Setup of north:
==> flow/design.v <==
module Booth4(
    input   wire    [63:0]  A,
    input   wire    [2:0]   B_pp,
    output  reg     [64:0]  PP,
    output  wire    E,
    output  wire    S
);
    assign E = ((B_pp == 3'b000) || (A[63] == B_pp[2])) && (B_pp != 3'b111);
    assign S = B_pp[2];
    always @ (*) begin
        case (B_pp)
            3'b000: PP = 65'b0;
            3'b001: PP = {A[63], A};
            3'b010: PP = {A[63], A};
            3'b011: PP = {A, 1'b0};
            3'b100: PP = ~{A, 1'b0};
            3'b101: PP = ~{A[63], A};
            3'b110: PP = ~{A[63], A};
            3'b111: PP = ~65'b0;
        endcase
    end
endmodule
module booth_mul64(
    input   wire    clk,
    input   wire    nrst,
    input   wire    [63:0]  A,
    input   wire    [63:0]  B,
    output  reg     [127:0] P,
    input   wire    start,
    output  wire    ready
);
    localparam S_IDLE = 2'b00;
    localparam S_LOAD = 2'b01;
    localparam S_BUSY = 2'b10;
    localparam S_FINISH = 2'b11;
    reg [1:0] STATE;
    reg [1:0] next_state;
    reg [5:0] count;
    assign ready = (STATE == S_IDLE);
    reg [63:0] A_buf;
    reg [64:0] B_buf;
    reg [67:0] P_cur;
    reg [63:0] P_sft;
    reg [63:0] Ss;
    wire [64:0] PP;
    wire E, S;
    Booth4 enc(A_buf, B_buf[2:0], PP, E, S);
    always @ (*) begin
        next_state = STATE;
        if (STATE == S_IDLE && start == 1'b1)
            next_state = S_LOAD;
        if (STATE == S_LOAD)
            next_state = S_BUSY;
        if (STATE == S_BUSY && count == 6'd31)
            next_state = S_FINISH;
        if (STATE == S_FINISH)
            next_state = S_IDLE;
    end
    always @ (posedge clk or negedge nrst) begin
        if (~nrst) begin
            STATE <= S_IDLE;
        end
        else begin
            STATE <= next_state;
        end
    end
    always @ (posedge clk or negedge nrst) begin
        if (~nrst) begin
            count <= 6'd0;
        end
        else begin
            if (STATE == S_BUSY)
                count <= count + 1;
            else
                count <= 6'd0;
        end
    end
    always @ (posedge clk or negedge nrst) begin
        if (~nrst) begin
            A_buf <= 64'd0;
            B_buf <= 64'd0;
        end
        else begin
            if (next_state == S_LOAD) begin
                A_buf <= A;
                B_buf <= {B, 1'b0};
            end
            else if (STATE == S_BUSY) begin
                B_buf <= B_buf >> 2;
            end
        end
    end
    always @ (posedge clk or negedge nrst) begin
        if (~nrst) begin
            P_cur <= 68'd0;
            P_sft <= 64'd0;
        end
        else begin
            if (STATE == S_BUSY) begin
                if (count == 6'd0)
                    {P_cur, P_sft} <= {(P_cur + {E, ~E, ~E, PP}), P_sft} >> 2;
                else
                    {P_cur, P_sft} <= {(P_cur + {1'b1, E, PP}), P_sft} >> 2;
            end
            else begin
                P_cur <= 68'd0;
                P_sft <= 64'd0;
            end
        end
    end
    always @ (posedge clk or negedge nrst) begin
        if (~nrst) begin
            Ss <= 64'b0;
        end
        else begin
            if (STATE == S_BUSY) begin
                Ss <= {1'b0, S, Ss[63:2]};
            end
            else begin
                Ss <= 64'd0;
            end
        end
    end
    always @ (posedge clk or negedge nrst) begin
        if (~nrst) begin
            P <= 128'd0;
        end
        else begin
            if (STATE == S_FINISH) begin
                P <= {P_cur[63:0], P_sft} + Ss;
            end
            else if (next_state == S_LOAD) begin
                P <= 128'd0;
            end
        end
    end
endmodule
Settings: LEC_CHECK=0, CAP_MARGIN=20, CORE_MARGIN=2, CORE_UTILIZATION=70, CTS_CLUSTER_SIZE=37, SLEW_MARGIN=20; clock period 4.6 ns.
run.sh (not shown) runs the stock make flow with config.mk's settings and CLKGATE_MAP_FILE=.
north ended with every stage complete and zero timing, DRC or antenna violations.
Input changes introduced in south (baseline for comparison: north):
-- flow/config.mk --
<<< north, line 8
>>> south, line 8
export ABC_AREA = 1
<<< north, line 10
export CORE_UTILIZATION = 70
export CTS_CLUSTER_SIZE = 37
>>> south, line 11
export CORE_UTILIZATION = 72
export CTS_CLUSTER_DIAMETER = 394
export CTS_CLUSTER_SIZE = 10
export HOLD_SLACK_MARGIN = 0.3
export PLACE_DENSITY = 0.42
export SETUP_SLACK_MARGIN = 0.26
==> flow/constraint.sdc <==
create_clock -name core_clock -period 2.22 [get_ports {clk}]
set_input_delay 0.4440 -clock core_clock [delete_from_list [all_inputs] [get_ports {clk}]]
set_output_delay 0.4440 -clock core_clock [all_outputs]
set_load 0.01 [all_outputs]
Summary of north and south: one run falls short of a clean finish, namely south. The log for south ends in 4_1_cts with error DPL-0033, so the run never completed. south ends up with a total die size that is 19% higher than in north. Of the two candidates, north has the better area after synthesis and south the worse one. Going from north to south, the multiplexer fraction of the synthesized cell area was found to have gone down by 2.7 points. The yosys-reported design area after synthesis in north is 0.812 times that in south. Looking at width of the die, south sits above north.
#### Input delta (east over south)
-- flow/config.mk --
<<< south, line 11
export CORE_UTILIZATION = 72
export CTS_CLUSTER_DIAMETER = 394
export CTS_CLUSTER_SIZE = 10
export HOLD_SLACK_MARGIN = 0.3
export PLACE_DENSITY = 0.42
export SETUP_SLACK_MARGIN = 0.26
>>> east, line 11
export CORE_UTILIZATION = 40
export GPL_TIMING_DRIVEN = 0
==> flow/constraint.sdc <==
create_clock -name core_clock -period 6.0 [get_ports {clk}]
set_input_delay 1.2000 -clock core_clock [delete_from_list [all_inputs] [get_ports {clk}]]
set_output_delay 1.2000 -clock core_clock [all_outputs]
set_load 0.01 [all_outputs]
### Flow results
east: all stages complete, timing, DRC and antenna checks passed. Initial standard-cell utilization of the core: east and south compared, higher one is south. Looking at east and south, the number of library cell types mapped by synthesis is a wash. Post-placement setup slack (higher): east. Comparing east against south, there is no change at all in summed instance area of the synthesized netlist. Going from south to east, row count grew by 26, estimated wirelength of the detail-placed design shrank by 2400 um, placeable core area grew by about 80%. The total cell area reported by yosys after synthesis on east is in line with that on south. south → east: overall die width saw an increase, final estimated routing congestion in global placement shows a reduction of 20%, vertical die dimension has increased.
For west, these inputs were changed with respect to east:
-- flow/config.mk --
<<< east, line 8
export ABC_AREA = 1
export CAP_MARGIN = 20
>>> west, line 8
export CAP_MARGIN = 25
export CELL_PAD_IN_SITES_DETAIL_PLACEMENT = 1
export CORE_ASPECT_RATIO = 0.77
<<< east, line 13
export SLEW_MARGIN = 20
>>> west, line 14
export MIN_ROUTING_LAYER = met2
export SLEW_MARGIN = 40
## What came out
Summary — cell area after placement, west relative to east: lower, by 17%. What east reported for wire length of the first global-routing pass has to be multiplied by 0.76 to get the figure for west. west and east all finish clean. Compared with east, west shows final critical-path required period higher by 0.98 ns. Compared with east, west is the less power-hungry design. On west: post-synthesis to final-layout area growth is 3.8 points higher than what east gave. In the flow results for west and east, the switching part of the total power is smaller on west. Length of routed met3 wiring: higher on west.
No activity file was given, so power comes from the tool's default toggle rates.
